run 1:
==> flow/design.v (excerpt) <==
module calc_didactic(
        clk,
        rst,
        mem_addr,
        mem_we,
        mem_wdata,
        mem_rdata
    );
For scale: about 240 flip-flops, roughly 17000 sq um of cells after synthesis.
clock: 5.57 ns
lec_check: 0
abc_area: 1
cap_margin: 5
cell_pad_in_sites_detail_placement: 0
cell_pad_in_sites_global_placement: 3
core_aspect_ratio: 1.05
core_margin: 9
core_utilization: 51
cts_cluster_size: 45
max_routing_layer: met4
place_density_lb_addon: 0.12
setup_slack_margin: 0.91
slew_margin: 35
tns_end_percent: 70
run.sh (not shown) runs the stock make flow with config.mk's settings and CLKGATE_MAP_FILE=.
Run 1 is listed as incomplete: the tool reported an error in global placement without I/O (3_1_place_gp_skip_io) and the run ended there.
Edits applied to the flow inputs when going from run 1 to run 2:
Settings: CORE_ASPECT_RATIO: 1.05 -> unset; PLACE_DENSITY_LB_ADDON: 0.12 -> unset; SETUP_SLACK_MARGIN: 0.91 -> 0.21; CAP_MARGIN: 5 -> 20; SLEW_MARGIN: 35 -> 20; CELL_PAD_IN_SITES_GLOBAL_PLACEMENT: 3 -> unset; TNS_END_PERCENT: 70 -> unset; ABC_AREA: 1 -> unset; CTS_CLUSTER_DIAMETER: unset -> 29; CORE_UTILIZATION: 51 -> 68; CORE_MARGIN: 9 -> 2; CELL_PAD_IN_SITES_DETAIL_PLACEMENT: 0 -> unset; CTS_CLUSTER_SIZE: 45 -> unset; the clock period (ns, I/O delays scaled along): 5.57 -> 6.43.
- Run 2 did not run to completion, as it errored out during global routing (5_1_grt).
- Sequential area share after synthesis: run 2 > run 1
- Number of placement rows: run 2 < run 1
- Diff run 1 -> run 2 | number of standard cells reported by yosys | down by more than 10%
- Net count entering floorplan delta for run 2 relative to run 1: 410 lower
- Area fraction in mux cells: run 2 > run 1
- For the die area, run 2 came in about 35% lower than run 1 did.
- Taking run 1 as 1.0, run 2 lands at 0.817 on gate count after technology mapping.
Inputs modified between run 2 and run 3:
Settings: changing CORE_UTILIZATION from 68 to 40; removing CTS_CLUSTER_DIAMETER (formerly 29); setting CTS_CLUSTER_SIZE to 15 for the first time; removing SETUP_SLACK_MARGIN (formerly 0.21); changing CORE_MARGIN from 2 to 5; removing MAX_ROUTING_LAYER (formerly met4); changing the clock period (ns, I/O delays scaled along) from 6.43 to 10.0.
==> comparison <==
Both conditions hold for run 3: the flow ran to the end and the final layout passed the timing, design-rule and antenna checks. Re initial core utilization: run 3 is 29 points down on run 2. Run 3 vs run 2 — half-perimeter wire length after placement climbed by a few percent. Diff run 2 -> run 3 | final weighted congestion of routability-driven global placement | down by more than 10%. H-tree depth: run 3 vs run 2 down 1. Run 3 vs. run 2: area after synthesis ~0 delta, count of standard-cell rows +about 32%, chip area +about 80%, number of sinks handled by clock tree synthesis ~0 delta, y dimension of the die +33%. Run 3 — standard cell area after detailed placement 3.4% lower, run 2 as reference.
The inputs of run 4 differ from those of run 3 as listed below.
Settings: a deleted CTS_CLUSTER_SIZE that had been 15; a change of CORE_MARGIN from 5 to 2; a change of CORE_UTILIZATION from 40 to 59; a change of the clock period (ns, I/O delays scaled along) from 10.0 to 5.39.
==> results <==
Run 3 was carried through to the last stage, and its layout satisfied the timing, design-rule and antenna checks. Run 4 completed end to end; final checks failed (setup timing). Summary of run 4 over run 3: post-route fraction of the period consumed by the critical path rose by 37 points, overall fraction of global-route tracks in use grew by 18 points, area growth from synthesis to layout moved up, power rose by about 90%, fraction of area in registers down 6.7 points. Run 4 vs run 3: number of violations reported at the end of detailed-routing iteration 0 up by more than half. Compared with run 3, run 4 shows cell depth of the worst setup path higher by about 5%. Side by side, design area turned out higher in run 4 than in run 3. Summary — via count of the first global-routing pass, run 4 relative to run 3: higher, by 2860. Density: run 4 denser than run 3.
Inputs modified between run 4 and run 5:
Settings: SETUP_SLACK_MARGIN: unset -> 1.08; CAP_MARGIN: 20 -> 10; CORE_UTILIZATION: 59 -> 72; the clock period (ns, I/O delays scaled along): 5.39 -> 8.16.
Run 5 terminated abnormally: global routing (5_1_grt) reported GRT-0232. Diff run 4 -> run 5 | global placement routability congestion | up slightly. Run 4 has higher count of instances resized after the clock tree is built than run 5. When the final numbers for run 5 and run 4 were put side by side, the number of buffers added for setup after CTS turned out to be smaller in run 5. Total placed cells including tap cells in run 5 vs run 4: down 392. Run 5 — overall die width 9.3% lower, run 4 as reference.
[inputs] run 6 vs run 5
Settings: CAP_MARGIN now 20, was 10; SETUP_SLACK_MARGIN no longer set, was 1.08; CORE_UTILIZATION now 57, was 72; the clock period (ns, I/O delays scaled along) now 8.39, was 8.16.
==> results <==
Every stage of the flow completed for run 6, and the final layout passed the timing, design-rule and antenna checks. The total instance count after detailed placement in run 6 was higher than what run 5 gave. [diff] detailed-placement wirelength estimate, run 6 relative to run 5: regression. Of run 6 and run 5, the higher number of buffers inserted during clock tree synthesis belongs to run 6. From run 5 to run 6 the numbers moved as follows: vertical die dimension grew by 12%; floorplan die width rose by 19 um; floorplan core area picked up an extra about 26%. Summary of run 6 over run 5: buffers inserted during post-CTS setup optimization went down 20; placement row count went up 7. Die area | run 6 > run 5.


Starting RTL as in the previous note.
Settings: LEC_CHECK=0, CAP_MARGIN=20, CELL_PAD_IN_SITES_DETAIL_PLACEMENT=0, CELL_PAD_IN_SITES_GLOBAL_PLACEMENT=0, CORE_MARGIN=10, CORE_UTILIZATION=40, CTS_CLUSTER_SIZE=15, HOLD_SLACK_MARGIN=0.17, MIN_ROUTING_LAYER=met2, SLEW_MARGIN=40; clock period 13.5 ns.
The starting point reached the layout checks and failed them: DRC.
==> next run, changes <==
--- a/flow/config.mk
+++ b/flow/config.mk
@@ -13,0 +14 @@
+export GPL_ROUTABILITY_DRIVEN = 0
@@ -15 +16,2 @@
-export MIN_ROUTING_LAYER = met2
+export MAX_ROUTING_LAYER = met4
+export MIN_ROUTING_LAYER = met1
Effect: The new run completed with no timing, DRC or antenna violations. Fmax increases by 6.1%. Power increases by 1.2%. Sequential power decreases by about 2%. Hold slack gets worse by 0.0071 ns. Wire length decreases by 17%. Combinational power decreases by about 4%. Register-to-register slack gets better by 0.55 ns. Die size is unchanged. Count of clock-buffer cells in the layout increases by 5. Design area decreases by 0.62%. Synthesized area is unchanged.
==> next run, changes <==
==> flow/config.mk (replaced) <==
export PLATFORM = sky130hd
export DESIGN_NAME = calc_didactic
export DESIGN_NICKNAME = calc_didactic
export VERILOG_FILES = /design/flow/design.v
export SDC_FILE = /design/flow/constraint.sdc
export NUM_CORES = 4
export LEC_CHECK = 0
export CAP_MARGIN = 20
export CORE_MARGIN = 2
export CORE_UTILIZATION = 69
export CTS_CLUSTER_DIAMETER = 29
export MAX_ROUTING_LAYER = met4
export SETUP_SLACK_MARGIN = 0.21
export SLEW_MARGIN = 20
==> flow/constraint.sdc (replaced) <==
create_clock -name core_clock -period 6.43 [get_ports {clk}]
set_input_delay 1.2860 -clock core_clock [delete_from_list [all_inputs] [get_ports {clk}]]
set_output_delay 1.2860 -clock core_clock [all_outputs]
set_load 0.01 [all_outputs]
- The changed run died in global routing (5_1_grt) on GRT-0232
- synthesized cell count is unchanged
- die size decreases by 49%
- synthesized area is unchanged
==> next run, changes <==
--- a/flow/config.mk
+++ b/flow/config.mk
@@ -10,4 +10 @@
-export CORE_UTILIZATION = 69
-export CTS_CLUSTER_DIAMETER = 29
-export MAX_ROUTING_LAYER = met4
-export SETUP_SLACK_MARGIN = 0.21
+export CORE_UTILIZATION = 40
==> flow/constraint.sdc (replaced) <==
create_clock -name core_clock -period 10.0 [get_ports {clk}]
set_input_delay 2.0000 -clock core_clock [delete_from_list [all_inputs] [get_ports {clk}]]
set_output_delay 2.0000 -clock core_clock [all_outputs]
set_load 0.01 [all_outputs]
The changed run passed the timing, design-rule and antenna checks.
Area after synthesis is unchanged.
Die size increases by 70%.
Synthesized cell count is unchanged.


== run Y ==
Starting RTL as in the previous note.
export LEC_CHECK = 0
export ABC_AREA = 1
export CAP_MARGIN = 20
export CELL_PAD_IN_SITES_DETAIL_PLACEMENT = 1
export CORE_ASPECT_RATIO = 1.57
export CORE_MARGIN = 7
export CORE_UTILIZATION = 43
export CTS_CLUSTER_DIAMETER = 395
export MAX_ROUTING_LAYER = met4
export MIN_ROUTING_LAYER = met1
export PLACE_DENSITY = 0.65
export SLEW_MARGIN = 20
create_clock -name core_clock -period 5.63 [get_ports {clk}]
Run Y -> stages 100% | layout checks FAIL | setup timing
diff inputs: run Y => run B
Settings: removing MAX_ROUTING_LAYER (formerly met4); removing CELL_PAD_IN_SITES_DETAIL_PLACEMENT (formerly 1); removing PLACE_DENSITY (formerly 0.65); removing CTS_CLUSTER_DIAMETER (formerly 395); removing CORE_ASPECT_RATIO (formerly 1.57); removing MIN_ROUTING_LAYER (formerly met1); changing CORE_MARGIN from 7 to 2; removing ABC_AREA (formerly 1); changing CORE_UTILIZATION from 43 to 40; changing the clock period (ns, I/O delays scaled along) from 5.63 to 9.71.
## What came out
Relative contribution of combinational cells to total power, run B and run Y: lower on run Y
Compared run B vs run Y, and register-to-register slack is up in run B.
Delta (run B minus run Y): count of non-filler cells in the finished layout now smaller; reported leakage power now smaller; die height now smaller.
Sort run B and run Y by number of nets at floorplan, descending, and run Y comes first.
Run B did not stop at any stage, and its layout met the timing, design-rule and antenna checks.
Number of combinational gates with multiple inputs (lower): run B
Summary — power, run B relative to run Y: lower, by 37%.
The launch point of the critical path comes out uc.state[7] in one run and uc.state[0] in the other, namely in run Y and run B respectively.


calc_didactic again, from the RTL that the note above started with.
Settings: LEC_CHECK=0, ABC_AREA=1, CAP_MARGIN=20, CORE_MARGIN=2, CORE_UTILIZATION=72, CTS_CLUSTER_DIAMETER=205, CTS_CLUSTER_SIZE=25, HOLD_SLACK_MARGIN=-0.09, PLACE_DENSITY_LB_ADDON=0.05, SLEW_MARGIN=20, TNS_END_PERCENT=5; clock period 5.7 ns.
The first run finished but failed the layout checks on setup timing.
Then changed:
- HOLD_SLACK_MARGIN: -0.09 -> default
- SETUP_SLACK_MARGIN: default -> 0.65
- TNS_END_PERCENT: 5 -> 65
- clock period: 5.7 -> 5.44 ns (I/O delays scaled with it)
Effect:
- With this change the flow aborted during global routing (5_1_grt) on GRT-0232
- die area is unchanged
- area after synthesis does not change
- synthesized cell count is unchanged
Then changed:
- ABC_AREA: 1 -> default
- CORE_UTILIZATION: 72 -> 62
- CTS_CLUSTER_DIAMETER: 205 -> default
- CTS_CLUSTER_SIZE: 25 -> default
- PLACE_DENSITY_LB_ADDON: 0.05 -> default
- SETUP_SLACK_MARGIN: 0.65 -> default
- TNS_END_PERCENT: 65 -> default
- clock period: 5.44 -> 7.31 ns (I/O delays scaled with it)
Effect:
- Now the flow finished clean
- synthesized area went down by 0.87%
- die size increases by 15%
- synthesized cell count went down by 18%
Then changed:
- CORE_UTILIZATION: 62 -> 71
- CTS_CLUSTER_SIZE: default -> 37
- SETUP_SLACK_MARGIN: default -> 0.7
- clock period: 7.31 -> 5.2 ns (I/O delays scaled with it)
Effect:
- This time the run stopped in global routing (5_1_grt)
- synthesized cell count stays the same
- area after synthesis does not change
- die size goes down by about 12%


Starting RTL as in the previous note.
clock: 5.55 ns
lec_check: 0
abc_area: 1
cap_margin: 20
core_margin: 2
core_utilization: 72
cts_cluster_diameter: 57
cts_cluster_size: 72
place_density_lb_addon: 0.19
slew_margin: 20
The baseline produced a layout that fails on negative setup slack.
Then changed:
- MAX_ROUTING_LAYER: unset -> met4
- SETUP_SLACK_MARGIN: unset -> 1.45
Now the flow never finished: it broke off in global routing.
Area after synthesis is unchanged.
Synthesized cell count stays the same.
Die size does not change.
Then changed:
- ABC_AREA: 1 -> unset
- CORE_UTILIZATION: 72 -> 58
- CTS_CLUSTER_DIAMETER: 57 -> unset
- CTS_CLUSTER_SIZE: 72 -> unset
- MAX_ROUTING_LAYER: met4 -> unset
- PLACE_DENSITY_LB_ADDON: 0.19 -> unset
- SETUP_SLACK_MARGIN: 1.45 -> 1.26
- clock period: 5.55 -> 6.88 ns (I/O delays scaled with it)
Result: This time the run finished clean; die size went up by about a fifth; synthesized area went down slightly; synthesized cell count decreases by about a fifth.
Then changed:
- ABC_AREA: unset -> 1
- CORE_UTILIZATION: 58 -> 72
- CTS_CLUSTER_DIAMETER: unset -> 57
- PLACE_DENSITY_LB_ADDON: unset -> 0.19
- SETUP_SLACK_MARGIN: 1.26 -> unset
- clock period: 6.88 -> 6.52 ns (I/O delays scaled with it)
What happened: The changed run finished but fails on negative setup slack. Design area fell by 13%. Sequential share of layout area went up by 4.2 points. Hold slack is about the same. Worst setup slack got worse by 0.44 ns. Routed wire length goes down by 9.0%. Utilization came out higher by 5.6 points. Total power drops by 5.3%. Sequential cell count does not change. Final cell count went up by about 8%. Via count grows by 2.3%. Synthesized area grows by 0.88%.


calc_didactic again, from the RTL that the note above started with.
clock: 16.4 ns
lec_check: 0
abc_area: 0
cap_margin: 20
cell_pad_in_sites_global_placement: 0
core_margin: 2
core_utilization: 42
cts_cluster_size: 39
place_density_lb_addon: 0.28
setup_slack_margin: 1.99
slew_margin: 20
tns_end_percent: 45
Change:
- ABC_AREA: 0 -> default
- CELL_PAD_IN_SITES_GLOBAL_PLACEMENT: 0 -> default
- CTS_CLUSTER_DIAMETER: default -> 165
- CTS_CLUSTER_SIZE: 39 -> default
- MAX_ROUTING_LAYER: default -> met4
- PLACE_DENSITY: default -> 0.57
- PLACE_DENSITY_LB_ADDON: 0.28 -> default
- SETUP_SLACK_MARGIN: 1.99 -> default
- SLEW_MARGIN: 20 -> 10
- TNS_END_PERCENT: 45 -> default
- clock period: 16.4 -> 8.61 ns (I/O delays scaled with it)
Core utilization climbs by 0.73 points.
Design area climbs by 1.5%.
Routed wire length climbs by 4.7%.
Total power climbs by 89%.
Global-route usage climbs by 2.3 points.
Final cell count climbs by 1.4%.


calc_didactic again, from the RTL that the note above started with.
Settings: LEC_CHECK=0, ABC_AREA=1, CAP_MARGIN=20, CORE_MARGIN=2, CORE_UTILIZATION=72, CTS_CLUSTER_DIAMETER=205, CTS_CLUSTER_SIZE=25, MAX_ROUTING_LAYER=met4, PLACE_DENSITY_LB_ADDON=0.05, SLEW_MARGIN=20, TNS_END_PERCENT=70; clock period 5.5 ns.
The starting point aborted during global routing (ODB-0269).
Then changed:
- CTS_CLUSTER_DIAMETER: 205 -> 49
- CTS_CLUSTER_SIZE: 25 -> 36
- MAX_ROUTING_LAYER: met4 -> unset
- PLACE_DENSITY: unset -> 0.84
- PLACE_DENSITY_LB_ADDON: 0.05 -> unset
- SETUP_SLACK_MARGIN: unset -> -0.33
- TNS_END_PERCENT: 70 -> unset
Effect:
- With this change the flow finished with setup timing left
- synthesized area stays the same
- synthesized cell count is unchanged
- die size is unchanged
Then changed:
- ABC_AREA: 1 -> unset
- CAP_MARGIN: 20 -> 10
- CTS_CLUSTER_DIAMETER: 49 -> unset
- CTS_CLUSTER_SIZE: 36 -> unset
- HOLD_SLACK_MARGIN: unset -> -0.05
- PLACE_DENSITY: 0.84 -> unset
- SETUP_SLACK_MARGIN: -0.33 -> 0.96
- clock period: 5.5 -> 7.97 ns (I/O delays scaled with it)
Outcome:
- Now the flow ended with an error in global routing
- die size decreases slightly
- synthesized area decreases slightly
- synthesized cell count decreases by about a fifth


== red ==
Starting RTL as in the previous note.
## calc_didactic
module calc_didactic(
        clk,
        rst,
        mem_addr,
        mem_we,
        mem_wdata,
        mem_rdata
    );
==> flow/config.mk <==
export PLATFORM = sky130hd
export DESIGN_NAME = calc_didactic
export DESIGN_NICKNAME = calc_didactic
export VERILOG_FILES = /design/flow/design.v
export SDC_FILE = /design/flow/constraint.sdc
export NUM_CORES = 4
export LEC_CHECK = 0
export CAP_MARGIN = 20
export CELL_PAD_IN_SITES_DETAIL_PLACEMENT = 0
export CELL_PAD_IN_SITES_GLOBAL_PLACEMENT = 0
export CORE_MARGIN = 10
export CORE_UTILIZATION = 40
export CTS_CLUSTER_DIAMETER = 246
export CTS_CLUSTER_SIZE = 15
export GPL_ROUTABILITY_DRIVEN = 0
export HOLD_SLACK_MARGIN = 0.17
export MAX_ROUTING_LAYER = met4
export MIN_ROUTING_LAYER = met1
export SLEW_MARGIN = 20
export TNS_END_PERCENT = 70
==> flow/constraint.sdc <==
create_clock -name core_clock -period 13.5 [get_ports {clk}]
set_input_delay 2.7000 -clock core_clock [delete_from_list [all_inputs] [get_ports {clk}]]
set_output_delay 2.7000 -clock core_clock [all_outputs]
set_load 0.01 [all_outputs]
Setup changes, red to blue
- clearing CELL_PAD_IN_SITES_GLOBAL_PLACEMENT, which used to be 0
- swapping 40 for 67 in CORE_UTILIZATION
- putting SETUP_SLACK_MARGIN at 0.21 where nothing was set
- swapping 10 for 2 in CORE_MARGIN
- clearing MIN_ROUTING_LAYER, which used to be met1
- clearing TNS_END_PERCENT, which used to be 70
- clearing GPL_ROUTABILITY_DRIVEN, which used to be 0
- clearing CELL_PAD_IN_SITES_DETAIL_PLACEMENT, which used to be 0
- swapping 246 for 30 in CTS_CLUSTER_DIAMETER
- clearing HOLD_SLACK_MARGIN, which used to be 0.17
- clearing CTS_CLUSTER_SIZE, which used to be 15
- swapping 13.5 for 6.43 in the clock period (ns, I/O delays scaled along)
==> results <==
- The flow ran to completion for all of red and blue but blue, which stopped partway.
- blue terminated abnormally: global routing reported ODB-0269.
- Going from red to blue, number of placement rows shrank by about 23%, total nets after synthesis held steady, starting density of the core grew by 28 points, total cell area at the placement stage grew by about 6%.
- Half-perimeter wire length of the detailed placement result: red and blue compared, higher one is blue
- Reported for red and blue, async set-or-reset flop fraction in the synthesized netlist turned out identical to the last digit.
- The die used by blue is smaller than the one used by red.
- Compared with red, blue shows core outline area that has gone down by more than a quarter.
What green does differently from blue at the input level:
- CORE_UTILIZATION now 65, was 67
- SETUP_SLACK_MARGIN now 1.47, was 0.21
### Flow results
- For green, the flow was terminated by a tool error in global routing and produced no final design.
- On placed standard-cell area, blue and green are basically level.
- [compare] base=blue new=green: post-CTS setup repair buffer count shows an increase of 56; count of standard-cell rows up 1.
- Looking at horizontal extent of the die across blue and green, the one that comes out higher is green.
- The vertical extent of the die of green exceeds that of blue by 1.5%.
Changes in orange relative to green:
- changing CORE_UTILIZATION from 65 to 67
- changing SETUP_SLACK_MARGIN from 1.47 to 0.21
- changing CTS_CLUSTER_DIAMETER from 30 to 29
## What came out
- As far as area of the synthesized netlist per yosys stat goes, green and orange are indistinguishable; the numbers are identical.
- orange failed in global routing with GRT-0232.
- Between orange and green, the pre-placement core utilization is higher for orange.
- Cmp orange vs green: total CTS buffers higher in orange
- Die outline width for orange: about 1.5% down relative to green
- Die size: orange is under green
- Delta (orange minus green): total cell area at the placement stage held, number of placed instances with taps included moved up.
Power figures rest on the tool's default switching activity, not on a simulated workload.
